==> maple <==
Design maze, start of the top module:
module maze(clk, reset, start_i, row_i, action_o, coord_o);
make LEC_CHECK=0 ABC_AREA=1 CAP_MARGIN=20 CORE_ASPECT_RATIO=0.7 CORE_MARGIN=2 CORE_UTILIZATION=72 CTS_CLUSTER_DIAMETER=396 CTS_CLUSTER_SIZE=99 HOLD_SLACK_MARGIN=0.29 PLACE_DENSITY=0.42 SETUP_SLACK_MARGIN=0.3 SLEW_MARGIN=20 finish   # period 1.01 ns
run.sh (not shown) runs the stock make flow with config.mk's settings and CLKGATE_MAP_FILE=.
==> harbor: changes against maple <==
- ABC_AREA: 1 -> not set
- CORE_ASPECT_RATIO: 0.7 -> not set
- CORE_UTILIZATION: 72 -> 61
- CTS_CLUSTER_DIAMETER: 396 -> not set
- CTS_CLUSTER_SIZE: 99 -> 35
- HOLD_SLACK_MARGIN: 0.29 -> not set
- MAX_ROUTING_LAYER: not set -> met4
- PLACE_DENSITY: 0.42 -> not set
- SETUP_SLACK_MARGIN: 0.3 -> not set
==> flow/constraint.sdc (replaced) <==
create_clock -name core_clock -period 3.7 [get_ports {clk}]
set_input_delay 0.7400 -clock core_clock [delete_from_list [all_inputs] [get_ports {clk}]]
set_output_delay 0.7400 -clock core_clock [all_outputs]
set_load 0.01 [all_outputs]
==> sierra: changes against maple <==
- CORE_ASPECT_RATIO: 0.7 -> not set
- CORE_UTILIZATION: 72 -> 69
- CTS_CLUSTER_DIAMETER: 396 -> 29
- CTS_CLUSTER_SIZE: 99 -> not set
- HOLD_SLACK_MARGIN: 0.29 -> not set
- PLACE_DENSITY: 0.42 -> not set
- SETUP_SLACK_MARGIN: 0.3 -> 0.77
==> flow/constraint.sdc (replaced) <==
create_clock -name core_clock -period 2.98 [get_ports {clk}]
set_input_delay 0.5960 -clock core_clock [delete_from_list [all_inputs] [get_ports {clk}]]
set_output_delay 0.5960 -clock core_clock [all_outputs]
set_load 0.01 [all_outputs]
==> raven: changes against maple <==
- CELL_PAD_IN_SITES_DETAIL_PLACEMENT: not set -> 2
- CELL_PAD_IN_SITES_GLOBAL_PLACEMENT: not set -> 3
- CORE_ASPECT_RATIO: 0.7 -> 1.57
- CORE_MARGIN: 2 -> 4
- CTS_CLUSTER_DIAMETER: 396 -> 139
- CTS_CLUSTER_SIZE: 99 -> 79
- GPL_TIMING_DRIVEN: not set -> 1
- HOLD_SLACK_MARGIN: 0.29 -> -0.02
- MAX_ROUTING_LAYER: not set -> met5
- PLACE_DENSITY: 0.42 -> not set
- PLACE_DENSITY_LB_ADDON: not set -> 0.25
- SETUP_SLACK_MARGIN: 0.3 -> not set
==> flow/constraint.sdc (replaced) <==
create_clock -name core_clock -period 6.21 [get_ports {clk}]
set_input_delay 1.2420 -clock core_clock [delete_from_list [all_inputs] [get_ports {clk}]]
set_output_delay 1.2420 -clock core_clock [all_outputs]
set_load 0.01 [all_outputs]
==> results.json <==
{
  "outcome": "aborted with a tool error",
  "failed_stage": "5_1_grt",
  "stop_error": "[ERROR GRT-0116] Global routing finished with congestion. Check the congestion regions in the DRC Viewer.",
  "fp_util_pct": 70.2,
  "coreArea_um2": 39800,
  "placementRows": 73,
  "gp_congestion": 1.32,
  "yosysChipArea_um2": 28000,
  "die_x_um": 205,
  "ys_sh_simple_pct": 27.8,
  "netlist_area_um2": 28000,
  "top_cells_by_area": "edfxtp_1 (30%), nand2_1 (15%), o21ai_0 (12%)",
  "dieArea_um2": 42200,
  "ys_seq_share_pct": 30.4,
  "xor_area_share_pct": 0.188,
  "mux_share_pct": 0.0358
}
Source of the figures above: sierra

==> results.json <==
{
  "outcome": "aborted with a tool error",
  "failed_stage": "3_1_place_gp_skip_io",
  "stop_error": "[ERROR FLW-0024] Place density exceeds 1.0 (current PLACE_DENSITY_LB_ADDON =  0.25). Please check if the value of  PLACE_DENSITY_LB_ADDON is between 0 and 0.99.",
  "ys_seq_share_pct": 30.4,
  "xor_area_share_pct": 0.188,
  "top_cells_by_area": "edfxtp_1 (30%), nand2_1 (15%), o21ai_0 (12%)",
  "ys_sh_simple_pct": 27.8,
  "fp_util_pct": 72.8,
  "placementRows": 90,
  "coreArea_um2": 38400,
  "yosysChipArea_um2": 28000,
  "netlist_area_um2": 28000,
  "synth_top_cell_by_area": "edfxtp_1",
  "dieArea_um2": 42100,
  "die_x_um": 165
}
Source of the figures above: raven

==> results.json <==
{
  "outcome": "aborted with a tool error",
  "die_x_um": 240,
  "placementRows": 60,
  "stop_error": "[ERROR DPL-0038] Utilization greater than 100%, impossible to legalize",
  "netlist_area_um2": 28000,
  "ys_sh_simple_pct": 27.8,
  "failed_stage": "3_5_place_dp",
  "mux_share_pct": 0.0358,
  "fp_util_pct": 72.9
}
Source of the figures above: maple

==> results.json <==
{
  "met2_usage_pct": 74.0,
  "fp_util_pct": 61.8,
  "gp_congestion": 1.22,
  "coreArea_um2": 45300,
  "outcome": "finished clean",
  "flop_cell": "edfxtp_1",
  "die_x_um": 218,
  "mux_share_pct": 6.80,
  "ys_seq_share_pct": 30.4,
  "synth_top_cell_by_area": "edfxtp_1",
  "top_cells_by_area": "edfxtp_1 (30%), a21oi_1 (8.7%), nor2_1 (8.4%)",
  "syn_avg_cell_area_um2": 7.49,
  "placementRows": 78,
  "xor_area_share_pct": 0.590
}
Source of the figures above: harbor


---

==> job 1568: inputs <==
==> flow/design.v <==
module maze(clk, reset, start_i, row_i, action_o, coord_o);
    input clk,reset, start_i;
    input [15:0] row_i;
    output reg [1:0] action_o;
    output reg [5:0] coord_o;
    reg [1:0] map [64-1:0];
    reg [1:0] direction [64-1:0];
    (* fsm_encoding = "none" *) reg [1:0] state;
    reg [5:0] cnt;
    reg [5:0] START, END;
    reg [7:0] i;
    always @(posedge clk or posedge reset) begin
        if(reset) begin
            state <= 2'd0;
            action_o <= 2'b00;
        end
        else begin
            case (state)
                2'd0: begin
                   state <= start_i ? 2'd1 : 2'd0;
                   action_o <= start_i ? 2'b01 : 2'b00;
                   cnt <= 1'b0;
                   coord_o <= 6'b0; 
                end
                2'd1: begin
                    if(cnt!=8) begin
                        for(i = 0; i != 8; i = i + 1) begin
                            map[cnt + (i << 3)] <= row_i >> (14 - (i << 1)); 
                        end
                    end
                    else begin
                        START <= ((row_i[15:12]) << 3) + (row_i[11:8]);
                        END <= ((row_i[7:4]) << 3) + (row_i[3:0]);
                        state <= 2'd2;
                        action_o <= 2'b10;
                    end
                    cnt <= cnt + 1;
                end
                2'd2: begin
                    for (i = 0; i != 64; i = i + 1) begin
                        if(map[i] == 2'b11) begin
                            if(i < 56) begin
                                if(map[i+8] == 2'b00) begin
                                    map[i+8] <= 2'b11;
                                    direction[i+8] <= 2'b10;
                                end
                                if(map[i+8] == 2'b10) begin
                                    direction[i+8] <= 2'b10;
                                    state <= 2'd3;
                                    action_o <= 2'b11;
                                    coord_o  <= START;
                                end
                            end
                            if(i > 7) begin
                                if(map[i-8] == 2'b00) begin
                                    map[i-8] <= 2'b11;
                                    direction[i-8] <= 2'b11;
                                end
                                if(map[i-8] == 2'b10) begin
                                    direction[i-8] <= 2'b11;
                                    state <= 2'd3;
                                    action_o <= 2'b11;
                                    coord_o  <= START;
                                end
                            end
                            if(i[2:0] != 0) begin
                                if(map[i-1] == 2'b00) begin
                                    map[i-1] <= 2'b11;
                                    direction[i-1] <= 2'b01;
                                end
                                if(map[i-1] == 2'b10) begin
                                    direction[i-1] <= 2'b01;
                                    state <= 2'd3;
                                    action_o <= 2'b11;
                                    coord_o  <= START;
                                end
                            end
                            if(i[2:0] != 7) begin
                                if(map[i+1] == 2'b00) begin
                                    map[i+1] <= 2'b11;
                                    direction[i+1] <= 2'b00;
                                end
                                if(map[i+1] == 2'b10) begin
                                    direction[i+1] <= 2'b00;
                                    state <= 2'd3;
                                    action_o <= 2'b11;
                                    coord_o  <= START;
                                end
                            end
                            map[i] <= 2'b01;
                        end
                    end
                end
                2'd3: begin
                    if(coord_o != END) begin
                        if(direction[coord_o] == 2'b00) begin
                            coord_o <= coord_o - 1;
                        end
                        else if(direction[coord_o] == 2'b01) begin
                            coord_o <= coord_o + 1;
                        end
                        else if(direction[coord_o] == 2'b10) begin
                            coord_o <= coord_o - 8;
                        end
                        else if(direction[coord_o] == 2'b11) begin
                            coord_o <= coord_o + 8;
                        end
                    end
                    else begin
                        action_o <= 2'b00;
                        state <= 2'd0;
                    end
                end
                default: begin
                end
            endcase
        end
    end
endmodule
==> flow/run.sh <==
#!/bin/bash
# the make line also repeats each setting of config.mk as NAME=value (left out here)
make -C /OpenROAD-flow-scripts/flow DESIGN_CONFIG=/design/flow/config.mk WORK_HOME=/design/flow/orfs CLKGATE_MAP_FILE= finish
==> flow/config.mk <==
export PLATFORM = sky130hd
export DESIGN_NAME = maze
export DESIGN_NICKNAME = maze
export VERILOG_FILES = /design/flow/design.v
export SDC_FILE = /design/flow/constraint.sdc
export NUM_CORES = 4
export LEC_CHECK = 0
export CAP_MARGIN = 20
export CORE_MARGIN = 2
export CORE_UTILIZATION = 61
export CTS_CLUSTER_DIAMETER = 372
export CTS_CLUSTER_SIZE = 21
export MAX_ROUTING_LAYER = met4
export SETUP_SLACK_MARGIN = 0.57
export SLEW_MARGIN = 20
==> flow/constraint.sdc <==
create_clock -name core_clock -period 3.2 [get_ports {clk}]
set_input_delay 0.6400 -clock core_clock [delete_from_list [all_inputs] [get_ports {clk}]]
set_output_delay 0.6400 -clock core_clock [all_outputs]
set_load 0.01 [all_outputs]
==> inputs of job 3938, as changes to job 1568 <==
CORE_UTILIZATION = 40   (was 61)
CTS_CLUSTER_DIAMETER = unset   (was 372)
CTS_CLUSTER_SIZE = unset   (was 21)
MAX_ROUTING_LAYER = unset   (was met4)
SETUP_SLACK_MARGIN = unset   (was 0.57)
==> flow/constraint.sdc (replaced) <==
create_clock -name core_clock -period 3.63 [get_ports {clk}]
set_input_delay 0.7260 -clock core_clock [delete_from_list [all_inputs] [get_ports {clk}]]
set_output_delay 0.7260 -clock core_clock [all_outputs]
set_load 0.01 [all_outputs]
==> comparison <==
- Job 3938 completed without violations. Job 1568 ended with an error in 5_1_grt.
- In synthesized area, job 3938 and job 1568 do not differ.
- In synthesized cell count, job 3938 and job 1568 do not differ.
- In job 1568 the die area is smaller than in job 3938, by 34%.
